==> inputs of run R <==
==> flow/design.v (excerpt) <==
module fix_audio_ns(
	output reg ack, 
	output reg overflow, 
	output reg [16-1:0] tx_data, 
	input [16-1:0] rx_data, 
	input [16+16+16+4-1:0] conf, 
	input req, 
	input enable, 
	input rstn, clk 
);
reg [5:0] cst;
localparam
	st_error = (53^(53>>1)),
	st_done = (52^(52>>1)),
	st_vol = (51^(51>>1)), st_load_vol = (50^(50>>1)),
	st_vol_idle = (49^(49>>1)),
	st_kal_update_eec = (48^(48>>1)), st_kal_update_load_eec = (47^(47>>1)),
	st_kal_update_es = (46^(46>>1)), st_kal_update_load_es = (45^(45>>1)),
	st_kal_update_k = (44^(44>>1)),
	st_kal_update_k_load = (43^(43>>1)), st_kal_update_k_1 = (42^(42>>1)),
	st_kal_idle = (40^(40>>1)),
	st_lpf_y0 = (38^(38>>1)), st_lpf_a1 = (37^(37>>1)), 
	st_lpf_a6 = (36^(36>>1)), st_lpf_load_a6 = (35^(35>>1)), 
	st_lpf_a5 = (34^(34>>1)), st_lpf_load_a5 = (33^(33>>1)), 
	st_lpf_a4 = (32^(32>>1)), st_lpf_load_a4 = (31^(31>>1)), 
	st_lpf_a3 = (30^(30>>1)), st_lpf_load_a3 = (29^(29>>1)), 
	st_lpf_a2 = (28^(28>>1)), st_lpf_load_a2 = (27^(27>>1)), 
	st_lpf_b6 = (26^(26>>1)), st_lpf_load_b6 = (25^(25>>1)), 
	st_lpf_b5 = (24^(24>>1)), st_lpf_load_b5 = (23^(23>>1)), 
  ...
make LEC_CHECK=0 ABC_AREA=1 CAP_MARGIN=40 CORE_MARGIN=2 CORE_UTILIZATION=72 CTS_CLUSTER_DIAMETER=215 CTS_CLUSTER_SIZE=60 MAX_ROUTING_LAYER=met4 SLEW_MARGIN=20 finish   # period 68.3 ns
run.sh (not shown) runs the stock make flow with config.mk's settings and CLKGATE_MAP_FILE=.
==> run K (differences from run R) <==
ABC_AREA = default   (was 1)
CAP_MARGIN = 20   (was 40)
CORE_UTILIZATION = 57   (was 72)
CTS_CLUSTER_DIAMETER = default   (was 215)
CTS_CLUSTER_SIZE = default   (was 60)
MAX_ROUTING_LAYER = default   (was met4)
==> flow/constraint.sdc (replaced) <==
create_clock -name core_clock -period 47.9 [get_ports {clk}]
set_input_delay 9.5800 -clock core_clock [delete_from_list [all_inputs] [get_ports {clk}]]
set_output_delay 9.5800 -clock core_clock [all_outputs]
set_load 0.01 [all_outputs]
==> run P (differences from run R) <==
CAP_MARGIN = 20   (was 40)
CELL_PAD_IN_SITES_DETAIL_PLACEMENT = 1   (was default)
CELL_PAD_IN_SITES_GLOBAL_PLACEMENT = 1   (was default)
CORE_UTILIZATION = 40   (was 72)
CTS_CLUSTER_DIAMETER = default   (was 215)
CTS_CLUSTER_SIZE = default   (was 60)
GPL_ROUTABILITY_DRIVEN = 0   (was default)
GPL_TIMING_DRIVEN = 0   (was default)
MAX_ROUTING_LAYER = default   (was met4)
SLEW_MARGIN = 25   (was 20)
==> flow/constraint.sdc (replaced) <==
create_clock -name core_clock -period 90.0 [get_ports {clk}]
set_input_delay 18.0000 -clock core_clock [delete_from_list [all_inputs] [get_ports {clk}]]
set_output_delay 18.0000 -clock core_clock [all_outputs]
set_load 0.01 [all_outputs]
==> run M (differences from run R) <==
ABC_AREA = default   (was 1)
CAP_MARGIN = 20   (was 40)
CORE_UTILIZATION = 40   (was 72)
CTS_CLUSTER_DIAMETER = default   (was 215)
CTS_CLUSTER_SIZE = default   (was 60)
MAX_ROUTING_LAYER = default   (was met4)
==> flow/constraint.sdc (replaced) <==
create_clock -name core_clock -period 86.2 [get_ports {clk}]
set_input_delay 17.2400 -clock core_clock [delete_from_list [all_inputs] [get_ports {clk}]]
set_output_delay 17.2400 -clock core_clock [all_outputs]
set_load 0.01 [all_outputs]
==> comparison <==
Hold slack, highest first: run M, run K, run P. Cell count, highest first: run P, run K, run M. Against run P, the synthesized cell count of run M is smaller by 17%. Cell area, lowest first: run M, run P, run K. Of run M and run K, run K has the higher fmax (gap 2.7%, measured against run K). Run K reached the layout checks and failed them: negative setup slack. Run P ran to the end with no violations. Run M completed without violations. Run R died in global routing (GRT-0232). Of run M and run K, run K has the higher critical path depth (gap 11). Setup slack: run P is higher than run M (1.5 ns).

========
==> branch raven <==
fix_audio_ns again, from the RTL that the note above started with.
Design fix_audio_ns, start of the top module:
module fix_audio_ns(
	output reg ack, 
	output reg overflow, 
	output reg [16-1:0] tx_data, 
	input [16-1:0] rx_data, 
	input [16+16+16+4-1:0] conf, 
	input req, 
	input enable, 
	input rstn, clk 
);
Settings: LEC_CHECK=0, CAP_MARGIN=10, CELL_PAD_IN_SITES_DETAIL_PLACEMENT=1, CORE_ASPECT_RATIO=1.96, CORE_MARGIN=4, CORE_UTILIZATION=40, CTS_CLUSTER_DIAMETER=24, GPL_ROUTABILITY_DRIVEN=1, HOLD_SLACK_MARGIN=-0.07, MAX_ROUTING_LAYER=met5, MIN_ROUTING_LAYER=met1, PLACE_DENSITY_LB_ADDON=0.08, SETUP_SLACK_MARGIN=5.0, SLEW_MARGIN=5; clock period 90.0 ns.
==> inputs of branch delta, as changes to branch raven <==
Settings changed: ABC_AREA set to 1, CAP_MARGIN 10 to 20, CELL_PAD_IN_SITES_DETAIL_PLACEMENT 1 to not set, CORE_ASPECT_RATIO 1.96 to not set, CORE_MARGIN 4 to 2, CORE_UTILIZATION 40 to 72, CTS_CLUSTER_DIAMETER 24 to 208, CTS_CLUSTER_SIZE set to 71, GPL_ROUTABILITY_DRIVEN 1 to not set, GPL_TIMING_DRIVEN set to 1, HOLD_SLACK_MARGIN -0.07 to not set, MAX_ROUTING_LAYER met5 to met4, MIN_ROUTING_LAYER met1 to not set, PLACE_DENSITY_LB_ADDON 0.08 to 0.07, SLEW_MARGIN 5 to 35, TNS_END_PERCENT set to 5.
==> flow/constraint.sdc (replaced) <==
create_clock -name core_clock -period 68.7 [get_ports {clk}]
set_input_delay 13.7400 -clock core_clock [delete_from_list [all_inputs] [get_ports {clk}]]
set_output_delay 13.7400 -clock core_clock [all_outputs]
set_load 0.01 [all_outputs]
==> inputs of branch indigo, as changes to branch raven <==
Settings changed: ABC_AREA set to 1, CAP_MARGIN 10 to 20, CELL_PAD_IN_SITES_DETAIL_PLACEMENT 1 to not set, CORE_ASPECT_RATIO 1.96 to not set, CORE_MARGIN 4 to 2, CTS_CLUSTER_DIAMETER 24 to not set, GPL_ROUTABILITY_DRIVEN 1 to not set, GPL_TIMING_DRIVEN set to 0, HOLD_SLACK_MARGIN -0.07 to not set, MAX_ROUTING_LAYER met5 to not set, MIN_ROUTING_LAYER met1 to not set, PLACE_DENSITY_LB_ADDON 0.08 to not set, SETUP_SLACK_MARGIN 5.0 to not set, SLEW_MARGIN 5 to 25.
==> inputs of branch xenon, as changes to branch raven <==
Settings changed: ABC_AREA set to 1, CAP_MARGIN 10 to 20, CELL_PAD_IN_SITES_DETAIL_PLACEMENT 1 to not set, CORE_ASPECT_RATIO 1.96 to not set, CORE_MARGIN 4 to 2, CORE_UTILIZATION 40 to 65, CTS_CLUSTER_DIAMETER 24 to not set, CTS_CLUSTER_SIZE set to 18, GPL_ROUTABILITY_DRIVEN 1 to not set, GPL_TIMING_DRIVEN set to 1, HOLD_SLACK_MARGIN -0.07 to not set, MAX_ROUTING_LAYER met5 to met4, MIN_ROUTING_LAYER met1 to not set, PLACE_DENSITY_LB_ADDON 0.08 to not set, SLEW_MARGIN 5 to 35, TNS_END_PERCENT set to 90.
==> flow/constraint.sdc (replaced) <==
create_clock -name core_clock -period 83.8 [get_ports {clk}]
set_input_delay 16.7600 -clock core_clock [delete_from_list [all_inputs] [get_ports {clk}]]
set_output_delay 16.7600 -clock core_clock [all_outputs]
set_load 0.01 [all_outputs]
==> qor summary <==
Tally of OpenROAD warnings: branch raven 38; branch xenon 43; branch delta -; branch indigo 38
Chip Area: branch raven 158700 µm²; branch xenon 97460 µm²; branch delta 88100 µm²; branch indigo 157500 µm²
Termination of the worst setup path: branch raven u_fixu.z[14]; branch xenon u_fixu.z[14]; branch delta -; branch indigo u_fixu.z[6]
Number of max-slew violations in the final report: branch raven 0; branch xenon 0; branch delta -; branch indigo 0
Result of the run: branch raven finished clean; branch xenon finished clean; branch delta stopped before the end; branch indigo finished clean
Failing step: branch raven -; branch xenon -; branch delta 5_1_grt; branch indigo -
Non-filler instance count after layout: branch raven 9706; branch xenon 10300; branch delta -; branch indigo 11110
Final-layout clock-cell area share: branch raven 0.04456; branch xenon 0.02454; branch delta -; branch indigo 0.02893
Detailed-routed wire length on met3: branch raven 11810 µm; branch xenon 27700 µm; branch delta -; branch indigo 18390 µm
Worst Tran Pin Value: branch raven 1.283 ns; branch xenon 1.072 ns; branch delta -; branch indigo 1.117 ns
Number of stages on the worst setup path: branch raven 424; branch xenon 595; branch delta -; branch indigo 633
Worst hold path type: branch raven flip-flop to flip-flop; branch xenon flip-flop to flip-flop; branch delta -; branch indigo flip-flop to flip-flop
Reg2Reg Depth: branch raven 424; branch xenon 595; branch delta -; branch indigo 633
Crit. End Element: branch raven flip-flop; branch xenon flip-flop; branch delta -; branch indigo flip-flop
Top layer in use: branch raven met5; branch xenon met4; branch delta -; branch indigo met5
Area grow syn2layout: branch raven 20.12%; branch xenon 13.22%; branch delta -; branch indigo 13.50%
WHS: branch raven 0.4779 ns; branch xenon 0.4697 ns; branch delta -; branch indigo 0.4756 ns
Vertical die dimension: branch raven 553.8 µm; branch xenon 312.2 µm; branch delta 296.8 µm; branch indigo 396.9 µm

========
==> 11-28: inputs <==
fix_audio_ns again, from the RTL that the note above started with.
==> flow/design.v (excerpt) <==
module fix_audio_ns(
	output reg ack, 
	output reg overflow, 
	output reg [16-1:0] tx_data, 
	input [16-1:0] rx_data, 
	input [16+16+16+4-1:0] conf, 
	input req, 
	input enable, 
	input rstn, clk 
);
make LEC_CHECK=0 ABC_AREA=0 CAP_MARGIN=20 CELL_PAD_IN_SITES_GLOBAL_PLACEMENT=3 CORE_MARGIN=8 CORE_UTILIZATION=55 CTS_CLUSTER_SIZE=18 GPL_TIMING_DRIVEN=0 MAX_ROUTING_LAYER=met4 PLACE_DENSITY_LB_ADDON=0.07 SLEW_MARGIN=15 TNS_END_PERCENT=15 finish   # period 69.3 ns
==> 04-16: changes against 11-28 <==
- ABC_AREA: 0 -> 1
- CELL_PAD_IN_SITES_GLOBAL_PLACEMENT: 3 -> not set
- CORE_MARGIN: 8 -> 2
- CORE_UTILIZATION: 55 -> 72
- GPL_TIMING_DRIVEN: 0 -> 1
- SETUP_SLACK_MARGIN: not set -> 2.14
- SLEW_MARGIN: 15 -> 35
- TNS_END_PERCENT: 15 -> 5
==> flow/constraint.sdc (replaced) <==
create_clock -name core_clock -period 75.5 [get_ports {clk}]
set_input_delay 15.1000 -clock core_clock [delete_from_list [all_inputs] [get_ports {clk}]]
set_output_delay 15.1000 -clock core_clock [all_outputs]
set_load 0.01 [all_outputs]
==> results.txt <==
Mapped Area: 61700 um^2
Fail Reasons: setup timing
Synth top area cells: dfrtp_1 16%, nand2_1 12%, ha_1 11%
Die area: 88100 um^2
Setup ws final: -1.94 ns
Area leader share: 16.5%
Starting Density: 72.6%
Simple-Gate Area Share: 27.9%
Mux share: 0.0345%
FP Rows: 107
Synth cell types: 96
# setup viols final: 16
Seq/Total Area, Yosys: 21.9%
Main logic family: simple AND/OR/NAND/NOR gates
Result of the run: finished with violations
That was 04-16.
==> results.txt <==
Result of the run: aborted with a tool error
Stop stage: 3_1_place_gp_skip_io
Starting Density: 55.2%
Mux share: 7.26%
Yosys reg bits: 519
Synth cell types: 129
Area leader share: 16.8%
Seq/Total Area, Yosys: 22.3%
Mapped Area: 60800 um^2
Simple-Gate Area Share: 18.7%
Die area: 121000 um^2
Run Error: [ERROR FLW-0024] Place density exceeds 1.0 (current PLACE_DENSITY_LB_ADDON =  0.07). Please check if the value of  PLACE_DENSITY_LB_ADDON is between 0 and 0.99.
Main logic family: AND-OR/OR-AND gates
FP Rows: 122
That was 11-28.

========
==> run a: inputs <==
Starting RTL as in the previous note.
Design fix_audio_ns, start of the top module:
module fix_audio_ns(
	output reg ack, 
	output reg overflow, 
	output reg [16-1:0] tx_data, 
	input [16-1:0] rx_data, 
	input [16+16+16+4-1:0] conf, 
	input req, 
	input enable, 
	input rstn, clk 
);
reg [5:0] cst;
localparam
	st_error = (53^(53>>1)),
	st_done = (52^(52>>1)),
	st_vol = (51^(51>>1)), st_load_vol = (50^(50>>1)),
	st_vol_idle = (49^(49>>1)),
	st_kal_update_eec = (48^(48>>1)), st_kal_update_load_eec = (47^(47>>1)),
	st_kal_update_es = (46^(46>>1)), st_kal_update_load_es = (45^(45>>1)),
	st_kal_update_k = (44^(44>>1)),
	st_kal_update_k_load = (43^(43>>1)), st_kal_update_k_1 = (42^(42>>1)),
	st_kal_idle = (40^(40>>1)),
	st_lpf_y0 = (38^(38>>1)), st_lpf_a1 = (37^(37>>1)), 
	st_lpf_a6 = (36^(36>>1)), st_lpf_load_a6 = (35^(35>>1)), 
	st_lpf_a5 = (34^(34>>1)), st_lpf_load_a5 = (33^(33>>1)), 
	st_lpf_a4 = (32^(32>>1)), st_lpf_load_a4 = (31^(31>>1)), 
	st_lpf_a3 = (30^(30>>1)), st_lpf_load_a3 = (29^(29>>1)), 
	st_lpf_a2 = (28^(28>>1)), st_lpf_load_a2 = (27^(27>>1)), 
	st_lpf_b6 = (26^(26>>1)), st_lpf_load_b6 = (25^(25>>1)), 
	st_lpf_b5 = (24^(24>>1)), st_lpf_load_b5 = (23^(23>>1)), 
	st_lpf_b4 = (22^(22>>1)), st_lpf_load_b4 = (21^(21>>1)), 
	st_lpf_b3 = (20^(20>>1)), st_lpf_load_b3 = (19^(19>>1)), 
	st_lpf_b2 = (18^(18>>1)), st_lpf_load_b2 = (17^(17>>1)), 
	st_lpf_b1 = (16^(16>>1)), st_lpf_load_b1 = (15^(15>>1)), 
	st_lpf_shift = (14^(14>>1)),
	st_hpf_y0 = (13^(13>>1)),
	st_hpf_a1 = (12^(12>>1)), st_hpf_load_a1 = (11^(11>>1)), 
	st_hpf_a2 = (10^(10>>1)), st_hpf_load_a2 = (09^(09>>1)), 
	st_hpf_b2 = (08^(08>>1)), st_hpf_load_b2 = (07^(07>>1)), 
	st_hpf_b1 = (06^(06>>1)), st_hpf_load_b1 = (05^(05>>1)), 
	st_hpf_shift = (04^(04>>1)),
	st_in_vol = (03^(03>>1)), st_load_in_vol = (02^(02>>1)),
	st_in_vol_idle = (01^(01>>1)),
	st_idle = (00^(00>>1));
wire [1:0] sel_hpf = conf[1:0];
wire sel_hpf_0p008 = sel_hpf == 2'b11;
  ...
==> flow/config.mk <==
export PLATFORM = sky130hd
export DESIGN_NAME = fix_audio_ns
export DESIGN_NICKNAME = fix_audio_ns
export VERILOG_FILES = /design/flow/design.v
export SDC_FILE = /design/flow/constraint.sdc
export NUM_CORES = 4
export LEC_CHECK = 0
export ABC_AREA = 0
export CAP_MARGIN = 20
export CELL_PAD_IN_SITES_GLOBAL_PLACEMENT = 3
export CORE_MARGIN = 8
export CORE_UTILIZATION = 55
export CTS_CLUSTER_SIZE = 18
export GPL_ROUTABILITY_DRIVEN = 0
export GPL_TIMING_DRIVEN = 0
export MAX_ROUTING_LAYER = met4
export MIN_ROUTING_LAYER = met2
export PLACE_DENSITY_LB_ADDON = 0.07
export SLEW_MARGIN = 15
export TNS_END_PERCENT = 15
==> flow/constraint.sdc <==
create_clock -name core_clock -period 69.3 [get_ports {clk}]
set_input_delay 13.8600 -clock core_clock [delete_from_list [all_inputs] [get_ports {clk}]]
set_output_delay 13.8600 -clock core_clock [all_outputs]
set_load 0.01 [all_outputs]
==> run b (differences from run a) <==
- ABC_AREA: 0 -> not set
- CELL_PAD_IN_SITES_GLOBAL_PLACEMENT: 3 -> not set
- CORE_MARGIN: 8 -> 2
- CORE_UTILIZATION: 55 -> 71
- CTS_CLUSTER_SIZE: 18 -> 35
- GPL_ROUTABILITY_DRIVEN: 0 -> not set
- GPL_TIMING_DRIVEN: 0 -> not set
- MAX_ROUTING_LAYER: met4 -> not set
- MIN_ROUTING_LAYER: met2 -> not set
- PLACE_DENSITY_LB_ADDON: 0.07 -> not set
- SLEW_MARGIN: 15 -> 20
- TNS_END_PERCENT: 15 -> not set
==> flow/constraint.sdc (replaced) <==
create_clock -name core_clock -period 84.7 [get_ports {clk}]
set_input_delay 16.9400 -clock core_clock [delete_from_list [all_inputs] [get_ports {clk}]]
set_output_delay 16.9400 -clock core_clock [all_outputs]
set_load 0.01 [all_outputs]
==> report_table.html <==
<h2>Implementation results</h2>
<table>
<tr><th>Metric</th><th>Value</th></tr>
<tr><th colspan="2">Status</th></tr>
<tr><td>Run status</td><td>timing/DRC/antenna clean</td></tr>
<tr><th colspan="2">Die</th></tr>
<tr><td>Total die area</td><td>87990 sq um</td></tr>
<tr><td>Vertical extent of the die</td><td>296.6 um</td></tr>
<tr><td>Initial core utilization</td><td>71.52%</td></tr>
<tr><td>Count of standard-cell rows</td><td>107</td></tr>
<tr><td>Core region area</td><td>85010 sq um</td></tr>
<tr><td>Die X-Extent</td><td>296.6 um</td></tr>
<tr><th colspan="2">Critical path</th></tr>
<tr><td>Worst r2r path cells</td><td>427</td></tr>
<tr><td>Critical register-to-register path startpoint</td><td>u_fixu.u_fix_sdc_c[1]$_DFFE_PP_</td></tr>
<tr><td>Crit path required time</td><td>85.23 ns</td></tr>
<tr><th colspan="2">Layout</th></tr>
<tr><td>Number of clock buffers in the layout</td><td>65</td></tr>
<tr><td>ClkCell Share</td><td>2.278%</td></tr>
<tr><th colspan="2">Final timing</th></tr>
<tr><td>Highest clock rate</td><td>0.01223 GHz</td></tr>
<tr><th colspan="2">Min path</th></tr>
<tr><td>Hold Crit Class</td><td>flop to flop</td></tr>
<tr><th colspan="2">GRT</th></tr>
<tr><td>Overall Global Routing Usage</td><td>48.69%</td></tr>
<tr><th colspan="2">Routing</th></tr>
<tr><td>Max layer used</td><td>met5</td></tr>
<tr><th colspan="2">Yosys</th></tr>
<tr><td>Xor and xnor area share after synthesis</td><td>6.538%</td></tr>
</table>
Source of the figures above: run b

==> report_table.html <==
<p>Metrics extracted from the flow reports.</p>
<table>
<tr><th>Metric</th><th>Value</th></tr>
<tr><th colspan="2">Die</th></tr>
<tr><td>Vertical extent of the die</td><td>348.5 um</td></tr>
<tr><td>Total die area</td><td>121400 sq um</td></tr>
<tr><td>Initial core utilization</td><td>55.17%</td></tr>
<tr><td>Count of standard-cell rows</td><td>122</td></tr>
<tr><td>Core region area</td><td>110200 sq um</td></tr>
<tr><td>Die X-Extent</td><td>348.5 um</td></tr>
<tr><th colspan="2">Status</th></tr>
<tr><td>Run status</td><td>aborted with a tool error</td></tr>
<tr><td>Stage at which the flow ended</td><td>global placement without I/O</td></tr>
<tr><td>Tool Error</td><td>[ERROR FLW-0024] Place density exceeds 1.0 (current PLACE_DENSITY_LB_ADDON =  0.07). Please check if the value of  PLACE_DENSITY_LB_ADDON is between 0 and 0.99.</td></tr>
<tr><th colspan="2">Yosys</th></tr>
<tr><td>Xor and xnor area share after synthesis</td><td>6.538%</td></tr>
<tr><td>Cells after Synth</td><td>7236</td></tr>
<tr><td>Most numerous cell types in the synthesized netlist</td><td>sky130_fd_sc_hd__nand2_1, sky130_fd_sc_hd__nor2_1, sky130_fd_sc_hd__ha_1</td></tr>
<tr><td>Max-area cell share</td><td>16.75%</td></tr>
<tr><td>Post-synth area hogs</td><td>sky130_fd_sc_hd__dfrtp_1, sky130_fd_sc_hd__ha_1, sky130_fd_sc_hd__mux2_2, sky130_fd_sc_hd__fa_1, sky130_fd_sc_hd__edfxtp_1</td></tr>
<tr><td>Average cell area after synthesis</td><td>8.403 sq um</td></tr>
<tr><td>Cell taking the most area after synthesis</td><td>sky130_fd_sc_hd__dfrtp_1</td></tr>
<tr><td>Basic-gate share of the synthesized area counting and, or, nand and nor cells</td><td>18.67%</td></tr>
<tr><td>Number of synthesis warnings</td><td>5</td></tr>
<tr><td>Yosys adder share</td><td>18.11%</td></tr>
</table>
Source of the figures above: run a

